// fairArb
module fairArb (
	input logic [15:0] bids,
	output logic [15:0] wins,
	input logic get_next_win,
	input logic clk,
	input logic rst
		);
clock: 3.4 ns
lec_check: 0
cap_margin: 5
cell_pad_in_sites_global_placement: 0
core_margin: 2
core_utilization: 67
cts_cluster_diameter: 333
cts_cluster_size: 23
gpl_routability_driven: 0
gpl_timing_driven: 1
max_routing_layer: met4
setup_slack_margin: -0.1
slew_margin: 20
run.sh (not shown) runs the stock make flow with config.mk's settings and CLKGATE_MAP_FILE=.
The starting point did not get past 4_1_cts.
==> next run, changes <==
==> flow/config.mk (replaced) <==
export PLATFORM = sky130hd
export DESIGN_NAME = fairArb
export DESIGN_NICKNAME = fairArb
export VERILOG_FILES = /design/flow/design.v
export SDC_FILE = /design/flow/constraint.sdc
export NUM_CORES = 4
export LEC_CHECK = 0
export CAP_MARGIN = 20
export CORE_MARGIN = 2
export CORE_UTILIZATION = 12
export SLEW_MARGIN = 20
==> flow/constraint.sdc (replaced) <==
create_clock -name core_clock -period 5.24 [get_ports {clk}]
set_input_delay 1.0480 -clock core_clock [delete_from_list [all_inputs] [get_ports {clk}]]
set_output_delay 1.0480 -clock core_clock [all_outputs]
set_load 0.01 [all_outputs]
With this change the flow passed the timing, design-rule and antenna checks.
Synthesized cell count does not change.
Die size climbs to 5.2 times its value.
Area after synthesis stays the same.
==> next run, changes <==
--- a/flow/config.mk
+++ b/flow/config.mk
@@ -7,0 +8 @@
+export ABC_AREA = 1
@@ -10 +11,2 @@
-export CORE_UTILIZATION = 12
+export CORE_UTILIZATION = 64
+export SETUP_SLACK_MARGIN = -0.2
==> flow/constraint.sdc (replaced) <==
create_clock -name core_clock -period 3.09 [get_ports {clk}]
set_input_delay 0.6180 -clock core_clock [delete_from_list [all_inputs] [get_ports {clk}]]
set_output_delay 0.6180 -clock core_clock [all_outputs]
set_load 0.01 [all_outputs]
Effect:
- The changed run finished but fails on setup timing
- sequential cell count is unchanged
- via count went up by 23%
- final area grows by 1.3%
- power climbs by 81%
- worst setup slack degrades by 840 ps
- non-clock buffer count rose by 37
- area after synthesis barely changes
- synthesized cell count grows by 42%
- register-to-register slack got worse by 1200 ps
==> next run, changes <==
--- a/flow/config.mk
+++ b/flow/config.mk
@@ -8 +7,0 @@
-export ABC_AREA = 1
@@ -11,2 +10 @@
-export CORE_UTILIZATION = 64
-export SETUP_SLACK_MARGIN = -0.2
+export CORE_UTILIZATION = 40
==> flow/constraint.sdc (replaced) <==
create_clock -name core_clock -period 3.75 [get_ports {clk}]
set_input_delay 0.7500 -clock core_clock [delete_from_list [all_inputs] [get_ports {clk}]]
set_output_delay 0.7500 -clock core_clock [all_outputs]
set_load 0.01 [all_outputs]
With this change the flow went through all stages and came out clean.
Die size went up by well over a third.
Via count went down by roughly a tenth.
Setup slack improved by 210 ps.
Routed wire length went up by a little under a tenth.
Cell count went down by roughly a tenth.
Clock skew hardly moves.
Hold slack is about the same.
Cell area went up by roughly a tenth.
Sequential power went down by about a fifth.
Count of clock-buffer cells in the layout does not change.
Non-clock buffer count went up by 60.
==> next run, changes <==
--- a/flow/config.mk
+++ b/flow/config.mk
@@ -10 +10,2 @@
-export CORE_UTILIZATION = 40
+export CORE_UTILIZATION = 58
+export SETUP_SLACK_MARGIN = 0.71
==> flow/constraint.sdc (replaced) <==
create_clock -name core_clock -period 2.65 [get_ports {clk}]
set_input_delay 0.5300 -clock core_clock [delete_from_list [all_inputs] [get_ports {clk}]]
set_output_delay 0.5300 -clock core_clock [all_outputs]
set_load 0.01 [all_outputs]
After rerunning: The new run failed in 4_1_cts (DPL-0038); synthesized cell count does not change; synthesized area does not change; die size came out lower by 30%.
==> next run, changes <==
--- a/flow/config.mk
+++ b/flow/config.mk
@@ -10,2 +10 @@
-export CORE_UTILIZATION = 58
-export SETUP_SLACK_MARGIN = 0.71
+export CORE_UTILIZATION = 40
==> flow/constraint.sdc (replaced) <==
create_clock -name core_clock -period 4.0 [get_ports {clk}]
set_input_delay 0.8000 -clock core_clock [delete_from_list [all_inputs] [get_ports {clk}]]
set_output_delay 0.8000 -clock core_clock [all_outputs]
set_load 0.01 [all_outputs]
Result: The changed run finished clean. Synthesized cell count stays the same. Die size goes up by well over a third. Area after synthesis stays the same.


## run 1
Starting RTL as in the previous note.
Settings: LEC_CHECK=0, ABC_AREA=1, CAP_MARGIN=5, CELL_PAD_IN_SITES_DETAIL_PLACEMENT=2, CELL_PAD_IN_SITES_GLOBAL_PLACEMENT=3, CORE_MARGIN=3, CORE_UTILIZATION=51, CTS_CLUSTER_DIAMETER=174, CTS_CLUSTER_SIZE=79, GPL_ROUTABILITY_DRIVEN=1, GPL_TIMING_DRIVEN=0, HOLD_SLACK_MARGIN=0.24, MAX_ROUTING_LAYER=met5, MIN_ROUTING_LAYER=met2, PLACE_DENSITY_LB_ADDON=0.09, SETUP_SLACK_MARGIN=0.11, SLEW_MARGIN=20, TNS_END_PERCENT=85; clock period 5.56 ns.
Run 1 did not make it past global placement without I/O, where a tool error ended it.
The following lists how run 2 was set up differently from run 1:
==> flow/config.mk <==
export PLATFORM = sky130hd
export DESIGN_NAME = fairArb
export DESIGN_NICKNAME = fairArb
export VERILOG_FILES = /design/flow/design.v
export SDC_FILE = /design/flow/constraint.sdc
export NUM_CORES = 4
export LEC_CHECK = 0
export CAP_MARGIN = 20
export CORE_MARGIN = 2
export CORE_UTILIZATION = 40
export SLEW_MARGIN = 20
==> flow/constraint.sdc <==
create_clock -name core_clock -period 3.51 [get_ports {clk}]
set_input_delay 0.7020 -clock core_clock [delete_from_list [all_inputs] [get_ports {clk}]]
set_output_delay 0.7020 -clock core_clock [all_outputs]
set_load 0.01 [all_outputs]
Findings:
Run 2 reached the final stage; the timing, design-rule and antenna checks on its layout passed. Looking only at cell count listed in synth_stat.txt, and setting everything else aside, the higher value of run 2 and run 1 goes to run 1. Number of rows created at floorplan up about 16% in run 2 wrt run 1. Diff run 1 -> run 2 | average footprint of a synthesized cell | up by more than a quarter. Synthesized cell count is lower on run 2. Taking run 1 over run 2, the chip width ratio works out to 0.914. Run 2 against run 1: net count of the mapped netlist shrank by 158, core outline area went up about 30%, total die size higher, floorplan die height moved up, sequential-to-total area share from yosys stat has remained practically unchanged. Status: netlist area before placement parity (run 2, run 1).
diff inputs: run 2 => run 3
diff --git a/flow/config.mk b/flow/config.mk
--- a/flow/config.mk
+++ b/flow/config.mk
@@ -8,4 +8,6 @@
 export CAP_MARGIN = 20
 export CORE_MARGIN = 2
-export CORE_UTILIZATION = 40
+export CORE_UTILIZATION = 57
+export SETUP_SLACK_MARGIN = 0.71
 export SLEW_MARGIN = 20
+export TNS_END_PERCENT = 5
==> flow/constraint.sdc <==
create_clock -name core_clock -period 4.0 [get_ports {clk}]
set_input_delay 0.8000 -clock core_clock [delete_from_list [all_inputs] [get_ports {clk}]]
set_output_delay 0.8000 -clock core_clock [all_outputs]
set_load 0.01 [all_outputs]
[summary]
In run 3, count of TritonRoute iterations in the first routing pass is higher than in run 2.
When run 3 is measured against run 2, its power density normalized to cell area turns out 10 nW/um^2 lower.
Compared with run 2, in run 3 slack of the critical path increased 200 ps; non-clock buffer count decreased 33; cell area after synthesis essentially unchanged.
On run 3: flip-flop and latch share of the layout cell area is 0.87 points higher than what run 2 gave.
First-iteration DRC count | run 3 above run 2
Filler-free cell count of the finished design (run 3 vs. run 2) decreases by a little under 10%
Cmp run 3 vs run 2: time the worst path needs with I/O delays and setup higher in run 3
#### Input delta (run 4 over run 3)
diff --git a/flow/config.mk b/flow/config.mk
--- a/flow/config.mk
+++ b/flow/config.mk
@@ -7,7 +7,9 @@
 export LEC_CHECK = 0
 export CAP_MARGIN = 20
-export CORE_MARGIN = 2
-export CORE_UTILIZATION = 57
-export SETUP_SLACK_MARGIN = 0.71
+export CORE_ASPECT_RATIO = 0.5
+export CORE_MARGIN = 9
+export CORE_UTILIZATION = 44
+export CTS_CLUSTER_DIAMETER = 374
+export CTS_CLUSTER_SIZE = 99
 export SLEW_MARGIN = 20
 export TNS_END_PERCENT = 5
[summary]
Between run 3 and run 4, the flow reports number of nets in the finished design decreasing by a few percent. Higher detailed-routed wire length on met3 goes to run 3 over run 4. Re hold slack: run 4 is 14 ps up on run 3. Against run 3, worst slack at placement in run 4 came out better. Compared with run 3, in run 4 minimum period implied by the final worst setup slack went up by 250 ps, post-route fraction of the period consumed by the critical path went up by 6.4 points, arrival time at the worst endpoint went up by 230 ps. Run 4 finished every stage and its layout cleared the timing, design-rule and antenna checks. Per the final summary, run 3 finished and its layout is clean on timing, DRC and antenna.
Power figures rest on the tool's default switching activity, not on a simulated workload.
